== onyx ==
Design archon_top, start of the top module:
module archon_top (
    input wire clk,
    input wire reset,  
    input wire [15:0] external_entropy_in,  
    input wire [7:0] analog_entropy_raw,    
    input wire [1:0] ml_predicted_action,  
    input wire ml_risk_flag_top,           
    input wire manual_lock_top,            
    input wire analog_lock_override,
    input wire analog_flush_override,
    input wire quantum_override_signal,  
    input wire [1:0] mission_profile,          
    input wire override_authentication_valid,  
    input wire [7:0] entropy_threshold_fsm,    
    output wire [3:0] cpu_debug_pc,
    output wire [15:0] cpu_debug_instr,
    output wire cpu_debug_stall,
    output wire cpu_debug_flush,
    output wire cpu_debug_lock,
    output wire [7:0] cpu_debug_fsm_entropy_log,
    output wire [2:0] cpu_debug_fsm_instr_type_log,
    output wire cpu_debug_hazard_flag,
    output wire [1:0] cpu_debug_fsm_state,
    output wire cpu_debug_shock_detected,
    output wire [1:0] cpu_debug_classified_entropy,
    output wire system_enable_fire_pulse  
);
For scale: ~3,200 cells after synthesis, ~370 flip-flops, about 26,000 sq um of cells after synthesis.
make LEC_CHECK=0 ABC_AREA=1 CAP_MARGIN=15 CORE_ASPECT_RATIO=0.99 CORE_MARGIN=2 CORE_UTILIZATION=57 CTS_CLUSTER_SIZE=32 MAX_ROUTING_LAYER=met4 PLACE_DENSITY_LB_ADDON=0.22 SLEW_MARGIN=15 TNS_END_PERCENT=95 finish   # period 12.2 ns
run.sh (not shown) runs the stock make flow with config.mk's settings and CLKGATE_MAP_FILE=.
Looking at the reports, onyx completed the entire flow and the layout it produced met the timing, design-rule and antenna checks.
diff inputs: onyx => zinc
Settings: ABC_AREA removed (was 1); MAX_ROUTING_LAYER removed (was met4); CORE_ASPECT_RATIO removed (was 0.99); TNS_END_PERCENT removed (was 95); SLEW_MARGIN changed from 15 to 20; CORE_UTILIZATION changed from 57 to 44; PLACE_DENSITY_LB_ADDON removed (was 0.22); CAP_MARGIN changed from 15 to 20; CTS_CLUSTER_SIZE removed (was 32); the clock period (ns, I/O delays scaled along) changed from 12.2 to 6.73.
## What came out
Going from onyx to zinc, post-route met1 wirelength grew by more than 10%.
Although it ran to completion, zinc produced a layout that fails the final checks because of negative setup slack.
Looking at number of CTS-inserted buffers, zinc sits above onyx.
The final reports for zinc and onyx show synthesized-area fraction occupied by adder cells lower in the former.
Distinct cell type count after synthesis was higher in zinc than in onyx.
Diff onyx -> zinc: final standard cell count with taps included and fillers excluded now sits lower, chip area estimate from yosys synthesis now sits higher.
#### Input delta (maple over zinc)
Settings: CTS_CLUSTER_DIAMETER: unset -> 224; CORE_UTILIZATION: 44 -> 71; the clock period (ns, I/O delays scaled along): 6.73 -> 10.7.
==> comparison <==
Although it ran to completion, maple produced a layout that fails the final checks because of negative setup slack.
Compared with zinc, in maple maximum cell stage delay along the critical path comparable; number of cells after detailed placement now smaller.
Cmp maple vs zinc: tap cell count lower in maple
Max critical path depth across zinc and maple: maple
maple against zinc: synthesis-to-layout area growth -6.0 points; number of hold violations in the final report ~0 delta.

---

Starting RTL as in the previous note.
Settings: LEC_CHECK=0, CAP_MARGIN=20, CELL_PAD_IN_SITES_DETAIL_PLACEMENT=1, CELL_PAD_IN_SITES_GLOBAL_PLACEMENT=3, CORE_MARGIN=2, CORE_UTILIZATION=40, SLEW_MARGIN=20; clock period 20.0 ns.
Rerun with:
Settings changed: CELL_PAD_IN_SITES_DETAIL_PLACEMENT 1 to unset, CELL_PAD_IN_SITES_GLOBAL_PLACEMENT 3 to unset, CORE_UTILIZATION 40 to 52.
Clock period 20.0 ns to 10.1 ns, I/O delays scaled along.
The changed run finished but failed the layout checks on negative setup slack. First-iteration DRC count goes up by 45%. Sequential share of layout area came out lower by 0.42 points. Design area grows by 1.4%. Synthesized area does not change. Utilization increases by 15 points.
Rerun with:
Settings changed: CORE_UTILIZATION 52 to 34.
Clock period 10.1 ns to 20.9 ns, I/O delays scaled along.
Effect:
- The changed run passed the timing, design-rule and antenna checks
- routed wire length shrinks by 2.9%
- area after synthesis is unchanged
- design area decreases by 0.97%

---

run 1:
Starting RTL as in the previous note.
clock: 9.88 ns
lec_check: 0
abc_area: 1
cap_margin: 20
core_margin: 2
core_utilization: 71
cts_cluster_size: 35
place_density_lb_addon: 0.06
slew_margin: 20
[flow] run 1 | stages: complete | final checks: fail | reason: negative setup slack
> inputs changed (run 1 -> run 2)
Settings: CTS_CLUSTER_SIZE: 35 -> unset; CTS_CLUSTER_DIAMETER: unset -> 224.
## What came out
- Of run 1 and run 2, not a single run came through the flow clean.
- Run 2 finished every stage; the final checks, however, were not passed, the failures being negative setup slack.
- Run 1 → run 2: die span in x neither gained nor lost much; routed via count shows no meaningful change; core utilization roughly the same.
- Setup TNS: run 1 vs run 2 identical
- From run 2 to run 1, inverter count did not move at all.
- Re final routed DRC violation total: no difference whatsoever between run 1 and run 2.
- Re hold violation total from the final report: no difference whatsoever between run 2 and run 1.
Modified inputs, run 3 compared to run 2
Settings: SETUP_SLACK_MARGIN: unset -> 2.49; CTS_CLUSTER_SIZE: unset -> 72; CTS_CLUSTER_DIAMETER: 224 -> 40.
Findings:
Note that the wire length recorded for run 2 amounts to 0.945 times the value seen in run 3.
Compared with run 2, run 3 degrades final critical path time including I/O delays and setup.
Worst setup path endpoint = cpu_debug_hazard_flag: run 2; worst setup path endpoint = u_pipeline_cpu.i_entropy_fsm.current_state[0]: run 3
Run 3 ends up with higher clock-buffer cell count than run 2 does.
| run 3 | all stages done | FAIL | negative setup slack |
Average detailed-routed wire length per instance was lower in run 2 than in run 3.

---

try-indigo:
archon_top again, from the RTL that the note above started with.
make LEC_CHECK=0 ABC_AREA=1 CAP_MARGIN=20 CELL_PAD_IN_SITES_DETAIL_PLACEMENT=0 CORE_MARGIN=2 CORE_UTILIZATION=40 CTS_CLUSTER_DIAMETER=146 GPL_TIMING_DRIVEN=0 SLEW_MARGIN=20 finish   # period 20.0 ns
try-indigo: done, clean on timing, DRC and antenna
### try-indigo -> try-pepper
Settings: GPL_TIMING_DRIVEN: 0 -> unset; SETUP_SLACK_MARGIN: unset -> 1.87; ABC_AREA: 1 -> unset; CTS_CLUSTER_DIAMETER: 146 -> unset; CELL_PAD_IN_SITES_DETAIL_PLACEMENT: 0 -> unset; the clock period (ns, I/O delays scaled along): 20.0 -> 17.8.
Notes after the runs:
try-pepper finished every stage and its layout cleared the timing, design-rule and antenna checks.
Note that the detailed route wirelength on metal2 recorded for try-pepper amounts to 1.07 times the value seen in try-indigo.
[compare] base=try-indigo new=try-pepper: routed length on met1 decreased by about 2.7% relative to the old numbers; final cell count -about 9%; worst reg-to-reg path cell count went down 33%; number of placed instances, taps included lost 389.
The lower synthesized area per cell of try-pepper and try-indigo is in try-indigo.
Diff try-indigo -> try-pepper: placeable core region +4200 um^2, worst slack at placement -570 ps.
Edits applied to the flow inputs when going from try-pepper to try-ember:
Settings: CTS_CLUSTER_SIZE newly set to 35; SETUP_SLACK_MARGIN removed (was 1.87); CORE_UTILIZATION changed from 40 to 71; the clock period (ns, I/O delays scaled along) changed from 17.8 to 11.0.
Findings:
try-ember completed end to end; final checks failed (negative setup slack). When the final numbers for try-ember and try-pepper were put side by side, the area of the die turned out to be smaller in try-ember. Worst setup slack for try-ember is lower than for try-pepper. What try-ember reported for height of the chip has to be multiplied by 1.3 to get the figure for try-pepper. Compared with try-pepper, placement density in the core of try-ember is higher.
diff inputs: try-ember => try-cedar
Settings: clearing CTS_CLUSTER_SIZE, which used to be 35; putting SETUP_SLACK_MARGIN at 3.06 where nothing was set; swapping 71 for 40 in CORE_UTILIZATION; swapping 11.0 for 13.1 in the clock period (ns, I/O delays scaled along).
--- outcome ---
- Per the comparison of try-cedar with try-ember, placement-stage cell area rose by 1.2%, final-layout setup total negative slack rose by 110 ps, delay contributed by the slowest stage of the critical path rose by 40 ps.
- try-cedar ended with every stage complete and zero timing, DRC or antenna violations.
- Of try-ember and try-cedar, the higher clock insertion delay at the later pin of the skew report belongs to try-cedar.
- try-ember → try-cedar: horizontal die size climbed 66 um, wire length now sits higher.
- Against try-ember, worst-case reg-to-reg path depth in try-cedar rose by more than half.
- Comparing try-ember and try-cedar, the lower finished layout cell area is on try-ember.
> inputs changed (try-cedar -> try-quartz)
Settings: CORE_UTILIZATION changed from 40 to 52; SETUP_SLACK_MARGIN removed (was 3.06); the clock period (ns, I/O delays scaled along) changed from 13.1 to 9.88.
==> comparison <==
Wire length of the first global-routing pass for try-quartz: about 1.1% down relative to try-cedar
The register-to-register slack in try-quartz was lower than what try-cedar gave.
The setup total negative slack in try-quartz sits 970 ps below the value recorded for try-cedar.
Between try-quartz and try-cedar, it is try-quartz whose via total after detailed routing is lower, by about 0.9%.
try-quartz vs. try-cedar: area growth from synthesis to final layout down 2.1 points, cell area moved down, number of cell instances after yosys synthesis barely changed.
Layout checks on try-quartz: not met. Flow itself completed; violations: negative setup slack.
Edits applied to the flow inputs when going from try-quartz to try-lagoon:
Settings: putting ABC_AREA at 1 where nothing was set; putting PLACE_DENSITY_LB_ADDON at 0.06 where nothing was set; putting CTS_CLUSTER_SIZE at 15 where nothing was set; swapping 52 for 72 in CORE_UTILIZATION; putting MAX_ROUTING_LAYER at met4 where nothing was set; putting GPL_ROUTABILITY_DRIVEN at 0 where nothing was set; putting CTS_CLUSTER_DIAMETER at 224 where nothing was set; putting SETUP_SLACK_MARGIN at 0.88 where nothing was set.
==> results <==
- Layout checks on try-lagoon: not met. Flow itself completed; violations: negative setup slack.
- Between try-lagoon and try-quartz, it is try-lagoon whose number of standard cells after synthesis is higher, by about 13%.
- The clock latency on the worst-skew pair reported for try-lagoon is smaller than that of try-quartz by 30 ps.
- AND-OR/OR-AND share of the synthesized area is lower on try-lagoon
- Compared with try-quartz, die area in try-lagoon decreased by more than a quarter.
